==> inputs of build 50 <==
==> flow/design.v <==
module subbytes#(
    parameter SBOX_WIDTH = 8,
    parameter SBOX_DEPTH = 256,
    parameter DATA_WIDTH = 16
)(
    input clk,
    input reset_n,
    input sbox_valid, 
    input [SBOX_WIDTH-1:0] sbox_out,
    input tvalid,
    input [DATA_WIDTH-1:0] in,       
    output reg valid,
    output reg [DATA_WIDTH-1:0] out       
);
    localparam NUM_BYTES = DATA_WIDTH / 8;
    reg [7:0] index;
    reg sbox_ready;
    reg [7:0] sbox_slice [0:NUM_BYTES-1][0:255];
    integer i;
    genvar g;
    always @(posedge clk or negedge reset_n) begin
        if (!reset_n) begin
            index <= 0;
            sbox_ready <= 0;
        end else if (sbox_valid && !sbox_ready) begin
            index <= index + 1;
            if (index == SBOX_DEPTH - 1) sbox_ready <= 1;
        end
    end
    generate
        for (g = 0; g < NUM_BYTES; g = g + 1) begin : MEM_WRITE
            always @(posedge clk) begin
                if (sbox_valid && !sbox_ready) begin
                    sbox_slice[g][index] <= sbox_out;
                end
            end
        end
    endgenerate
    wire [7:0] ram_read_data [0:NUM_BYTES-1];
    generate
        for (g = 0; g < NUM_BYTES; g = g + 1) begin : MEM_ASYNC_READ
            assign ram_read_data[g] = sbox_slice[g][in[g*8 +: 8]];
        end
    endgenerate
    always @(posedge clk or negedge reset_n) begin
        if (!reset_n) begin
            valid <= 0;
            out <= 0;
        end else begin
            if (tvalid && sbox_ready) valid <= 1;
            else valid <= 0;
            if (tvalid && sbox_ready) begin
                for (i = 0; i < NUM_BYTES; i = i + 1) begin
                    out[i*8 +: 8] <= ram_read_data[i];
                end
            end
        end
    end
endmodule
==> flow/run.sh <==
#!/bin/bash
# the make line also repeats each setting of config.mk as NAME=value (left out here)
make -C /OpenROAD-flow-scripts/flow DESIGN_CONFIG=/design/flow/config.mk WORK_HOME=/design/flow/orfs CLKGATE_MAP_FILE= finish
==> flow/config.mk <==
export PLATFORM = sky130hd
export DESIGN_NAME = subbytes
export DESIGN_NICKNAME = subbytes
export VERILOG_FILES = /design/flow/design.v
export SDC_FILE = /design/flow/constraint.sdc
export NUM_CORES = 4
export LEC_CHECK = 0
export ABC_AREA = 1
export CAP_MARGIN = 20
export CORE_MARGIN = 2
export CORE_UTILIZATION = 62
export CTS_CLUSTER_DIAMETER = 346
export PLACE_DENSITY = 0.4
export SLEW_MARGIN = 20
==> flow/constraint.sdc <==
create_clock -name core_clock -period 5.29 [get_ports {clk}]
set_input_delay 1.0580 -clock core_clock [delete_from_list [all_inputs] [get_ports {clk}]]
set_output_delay 1.0580 -clock core_clock [all_outputs]
set_load 0.01 [all_outputs]
==> trial 71: changes against build 50 <==
ABC_AREA = not set   (was 1)
CORE_UTILIZATION = 45   (was 62)
CTS_CLUSTER_DIAMETER = not set   (was 346)
PLACE_DENSITY = 0.6   (was 0.4)
==> flow/constraint.sdc (replaced) <==
create_clock -name core_clock -period 5.84 [get_ports {clk}]
set_input_delay 1.1680 -clock core_clock [delete_from_list [all_inputs] [get_ports {clk}]]
set_output_delay 1.1680 -clock core_clock [all_outputs]
set_load 0.01 [all_outputs]
==> build 16: changes against build 50 <==
ABC_AREA = not set   (was 1)
CORE_UTILIZATION = 70   (was 62)
CTS_CLUSTER_DIAMETER = not set   (was 346)
PLACE_DENSITY = not set   (was 0.4)
SETUP_SLACK_MARGIN = 1.01   (was not set)
==> flow/constraint.sdc (replaced) <==
create_clock -name core_clock -period 3.61 [get_ports {clk}]
set_input_delay 0.7220 -clock core_clock [delete_from_list [all_inputs] [get_ports {clk}]]
set_output_delay 0.7220 -clock core_clock [all_outputs]
set_load 0.01 [all_outputs]
==> comparison table <==
|  | build 50 | build 16 | trial 71 |
|---|---|---|---|
| Worst vdd rail ir drop | 407.7 µV | 679.6 µV | 326.8 µV |
| Total area of sequential cells | 0.06215 mm² | 0.06217 mm² | 0.06215 mm² |
| OpenROAD warning count | 89 | 52 | 56 |
| Run status | complete, no violations | complete, no violations | complete, no violations |
| Pin count of the biggest net entering global routing | 183 | 117 | 141 |
| FP Core Util | 0.6246 | 0.7049 | 0.4524 |
| Crit share post-route | 0.7141 | 0.7904 | 0.7388 |
| TritonCTS buffer count | 214 | 203 | 217 |
| Seq area share | 0.5492 | 0.5411 | 0.5668 |
| Logic area | 0.03732 mm² | 0.03387 mm² | 0.03297 mm² |
| Aggregate global-route resource usage | 0.4373 | 0.4832 | 0.3038 |
| RSZ-0062 raised after global routing | false | true | false |
| Multi-Input Combinational | 8555 | 3245 | 3244 |
| Worst setup margin | 1.513 ns | 0.7568 ns | 1.526 ns |
| Yosys Instances | 11605 | 5796 | 5796 |
| Die Y | 414.7 µm | 378.6 µm | 471.2 µm |
| Count of distinct cell types in the synthesized netlist | 19 | 70 | 70 |
| GR Layer Usage met2 | 0.6393 | 0.7008 | 0.4610 |
| Nets | 11242 | 6595 | 5996 |

* * *

==> job 6382 <==
Starts from the design.v that is shown in full above.
clock: 3.32 ns
lec_check: 0
cap_margin: 25
cell_pad_in_sites_global_placement: 0
core_aspect_ratio: 0.8
core_margin: 6
core_utilization: 70
cts_cluster_size: 14
gpl_timing_driven: 1
max_routing_layer: met5
min_routing_layer: met1
place_density_lb_addon: 0.06
setup_slack_margin: 0.45
slew_margin: 35
run.sh (not shown) runs the stock make flow with config.mk's settings and CLKGATE_MAP_FILE=.
==> job 1142: changes against job 6382 <==
Settings changed: CAP_MARGIN 25 to 20, CELL_PAD_IN_SITES_GLOBAL_PLACEMENT 0 to default, CORE_ASPECT_RATIO 0.8 to default, CORE_MARGIN 6 to 2, CORE_UTILIZATION 70 to 61, CTS_CLUSTER_SIZE 14 to default, GPL_TIMING_DRIVEN 1 to default, MAX_ROUTING_LAYER met5 to default, MIN_ROUTING_LAYER met1 to default, PLACE_DENSITY from default to 0.6, PLACE_DENSITY_LB_ADDON 0.06 to default, SETUP_SLACK_MARGIN 0.45 to default, SLEW_MARGIN 35 to 20.
==> flow/constraint.sdc (replaced) <==
create_clock -name core_clock -period 4.13 [get_ports {clk}]
set_input_delay 0.8260 -clock core_clock [delete_from_list [all_inputs] [get_ports {clk}]]
set_output_delay 0.8260 -clock core_clock [all_outputs]
set_load 0.01 [all_outputs]
==> job 8282: changes against job 6382 <==
Settings changed: CORE_MARGIN 6 to 2, CORE_UTILIZATION 70 to 72.
==> flow/constraint.sdc (replaced) <==
create_clock -name core_clock -period 3.24 [get_ports {clk}]
set_input_delay 0.6480 -clock core_clock [delete_from_list [all_inputs] [get_ports {clk}]]
set_output_delay 0.6480 -clock core_clock [all_outputs]
set_load 0.01 [all_outputs]
==> qor summary <==
metric	job 6382	job 8282	job 1142
Number of vias per cell after detailed routing	8.01	8.08	7.44
Buffers plus inverters on the worst setup path	2	3	4
Status	timing/DRC/antenna clean	timing/DRC/antenna clean	timing/DRC/antenna clean
Utilization after layout	0.828	0.847	0.697
Antenna violations before repair	25	22	24
Overall die height	347 µm	334 µm	405 µm
Layout clock buffers	250	239	273
Number of buffers added to fix hold violations after cts	1	1	0
Clock distribution area overhead in the final layout	0.0550	0.0524	0.0582
Combinational group share of total power	0.121	0.123	0.111
Length of routed met3 wiring	65.1 mm	64.3 mm	45.7 mm
Clock slew at the register clock pins of the worst setup and hold paths	70 ps	70 ps	60 ps
Pin count of the biggest net entering global routing	107	106	125
Placed cell count	8,391	8,348	8,298
RR Endpoint	out[9]$_DFFE_PN0P_	out[7]$_DFFE_PN0P_	out[11]$_DFFE_PN0P_
Starting density of the core	0.708	0.723	0.613
Largest fanout on the critical path	8	10	16
Routed length on met1	114 mm	110 mm	124 mm
Capturing element of the worst setup path	out[6]$_DFFE_PN0P_	out[7]$_DFFE_PN0P_	out[2]$_DFFE_PN0P_
Post-route cell area	0.115 mm²	0.115 mm²	0.112 mm²
Die area	0.150 mm²	0.139 mm²	0.164 mm²
Tot GR Track Use	0.469	0.499	0.413
Latency at later pin	870 ps	880 ps	880 ps
Final HPWL DP	242 mm	235 mm	231 mm
Total CTS buffers	195	191	211

* * *

==> run Z: inputs <==
RTL: the design.v shown in full above, as it stands there.
Settings: LEC_CHECK=0, CAP_MARGIN=20, CORE_MARGIN=2, CORE_UTILIZATION=72, CTS_CLUSTER_SIZE=13, PLACE_DENSITY_LB_ADDON=0.03, SETUP_SLACK_MARGIN=0.45, SLEW_MARGIN=20; clock period 3.24 ns.
==> inputs of run M, as changes to run Z <==
--- a/flow/config.mk
+++ b/flow/config.mk
@@ -7,8 +7,16 @@
 export LEC_CHECK = 0
-export CAP_MARGIN = 20
+export ABC_AREA = 1
+export CAP_MARGIN = 25
+export CELL_PAD_IN_SITES_GLOBAL_PLACEMENT = 0
+export CORE_ASPECT_RATIO = 0.8
 export CORE_MARGIN = 2
 export CORE_UTILIZATION = 72
-export CTS_CLUSTER_SIZE = 13
-export PLACE_DENSITY_LB_ADDON = 0.03
+export CTS_CLUSTER_DIAMETER = 331
+export CTS_CLUSTER_SIZE = 14
+export GPL_ROUTABILITY_DRIVEN = 0
+export GPL_TIMING_DRIVEN = 1
+export MAX_ROUTING_LAYER = met5
+export MIN_ROUTING_LAYER = met1
+export PLACE_DENSITY_LB_ADDON = 0.06
 export SETUP_SLACK_MARGIN = 0.45
-export SLEW_MARGIN = 20
+export SLEW_MARGIN = 35
==> results <==
quantity	run Z	run M
Status	complete, no violations	complete, no violations
Cell mode on critical path	buf_4	nand3_1
Internal Dissipation	45100 µW	40700 µW
Top cell type by instance count after synthesis	edfxtp_1	nand2_1
Library cells used by synthesis	70	19
Power attributed to sequential cells	30000 µW	29500 µW
Critical R2R Capture	out[6]	sbox_slice[371][4]
Final instance count without filler cells	8715	13570
Routed wire length on met2	152000 µm	156000 µm
Power after layout	60300 µW	55100 µW
Global routing usage summed across all routing layers	51.1%	51.1%
Multi-input combinational cell area	0.0331 mm²	0.0373 mm²
Slew at the pin closest to its max-slew limit	1.16 ns	1.08 ns
Layout fillers	6154	8904
Count of instances resized after the clock tree is built	17	0
Number of cells traversed by the worst register-to-register path	9	8
# nets final	6801	11634
Critical R2R Launch	sbox_slice[314][6]	index[6]
Cells in synth_stat.txt	5796	11605
Antenna diode count	12	17
Global Route met3 Usage	21.4%	22.6%
Delay of the slowest cell on the worst path	0.46 ns	0.39 ns

* * *

==> run C <==
RTL: the design.v shown in full above, as it stands there.
Settings: LEC_CHECK=0, CAP_MARGIN=20, CORE_MARGIN=2, CORE_UTILIZATION=72, PLACE_DENSITY=0.6, SETUP_SLACK_MARGIN=0.37, SLEW_MARGIN=20; clock period 3.25 ns.
==> inputs of run D, as changes to run C <==
--- a/flow/config.mk
+++ b/flow/config.mk
@@ -8,6 +8,5 @@
 export CAP_MARGIN = 20
 export CORE_MARGIN = 2
-export CORE_UTILIZATION = 72
+export CORE_UTILIZATION = 15
 export PLACE_DENSITY = 0.6
-export SETUP_SLACK_MARGIN = 0.37
 export SLEW_MARGIN = 20
==> flow/constraint.sdc (replaced) <==
create_clock -name core_clock -period 5.84 [get_ports {clk}]
set_input_delay 1.1680 -clock core_clock [delete_from_list [all_inputs] [get_ports {clk}]]
set_output_delay 1.1680 -clock core_clock [all_outputs]
set_load 0.01 [all_outputs]
==> inputs of run E, as changes to run C <==
--- a/flow/config.mk
+++ b/flow/config.mk
@@ -9,5 +9,5 @@
 export CORE_MARGIN = 2
 export CORE_UTILIZATION = 72
-export PLACE_DENSITY = 0.6
-export SETUP_SLACK_MARGIN = 0.37
+export PLACE_DENSITY_LB_ADDON = 0.0
+export SETUP_SLACK_MARGIN = 1.01
 export SLEW_MARGIN = 20
==> flow/constraint.sdc (replaced) <==
create_clock -name core_clock -period 3.39 [get_ports {clk}]
set_input_delay 0.6780 -clock core_clock [delete_from_list [all_inputs] [get_ports {clk}]]
set_output_delay 0.6780 -clock core_clock [all_outputs]
set_load 0.01 [all_outputs]
==> comparison <==
Run D ran to the end with no violations. Run E ran to the end with no violations. Run C ran to the end with no violations. The lowest worst hold slack belongs to run C, the highest to run E. In run D the cell count is larger than in run E, by 71%. The highest cell area belongs to run E, the lowest to run C. In critical path depth, run C and run E do not differ. Of run D and run E, run E has the higher via count (gap about 13%, measured against run E). Flip-flop count is the same in run E and run C. Against run C, the combinational power of run D is lower by about 50%. Synthesized area is the same in run E and run C.
==> figures <==
| metric | run C | run D | run E |
|---|---|---|---|
| Run status | timing/DRC/antenna clean | timing/DRC/antenna clean | timing/DRC/antenna clean |
| Cell Rows | 135 | 297 | 135 |
| Clock network power consumption | 0.0235 W | 0.0135 W | 0.0230 W |
| Endpoint of the most critical setup path | out[11] | out[11] | out[14] |
| Vias per Instance | 8.02 | 4.18 | 8.24 |
| Minimum setup slack in the final design | 0.215 ns | 1.31 ns | 0.763 ns |
| Biggest cell delay along the critical path | 0.64 ns | 0.94 ns | 0.49 ns |
| Power share of the sequential group | 0.493 | 0.495 | 0.485 |
| Cell with the most instances on the worst path | sky130_fd_sc_hd__buf_4 | sky130_fd_sc_hd__buf_4 | sky130_fd_sc_hd__buf_12 |
| Minimum setup slack after placement | -0.931 ns | 0.429 ns | -0.726 ns |
| Routability cong. | 1.03 | 0.927 | 1.07 |
| Share of the clock period used by the worst path after layout | 0.934 | 0.776 | 0.775 |
| Skew-Pair Late Insertion Delay | 0.88 ns | 0.91 ns | 0.87 ns |
| Met1 wire length | 107,000 um | 130,000 um | 108,000 um |
| Smallest hold slack | 0.182 ns | 0.302 ns | 0.320 ns |
| Global routing met2 resource utilization | 0.718 | 0.158 | 0.732 |
| Pint | 0.0454 W | 0.0251 W | 0.0442 W |
| Reported leakage power | 40.5 nW | 35.9 nW | 40.6 nW |
Power figures rest on the tool's default switching activity, not on a simulated workload.
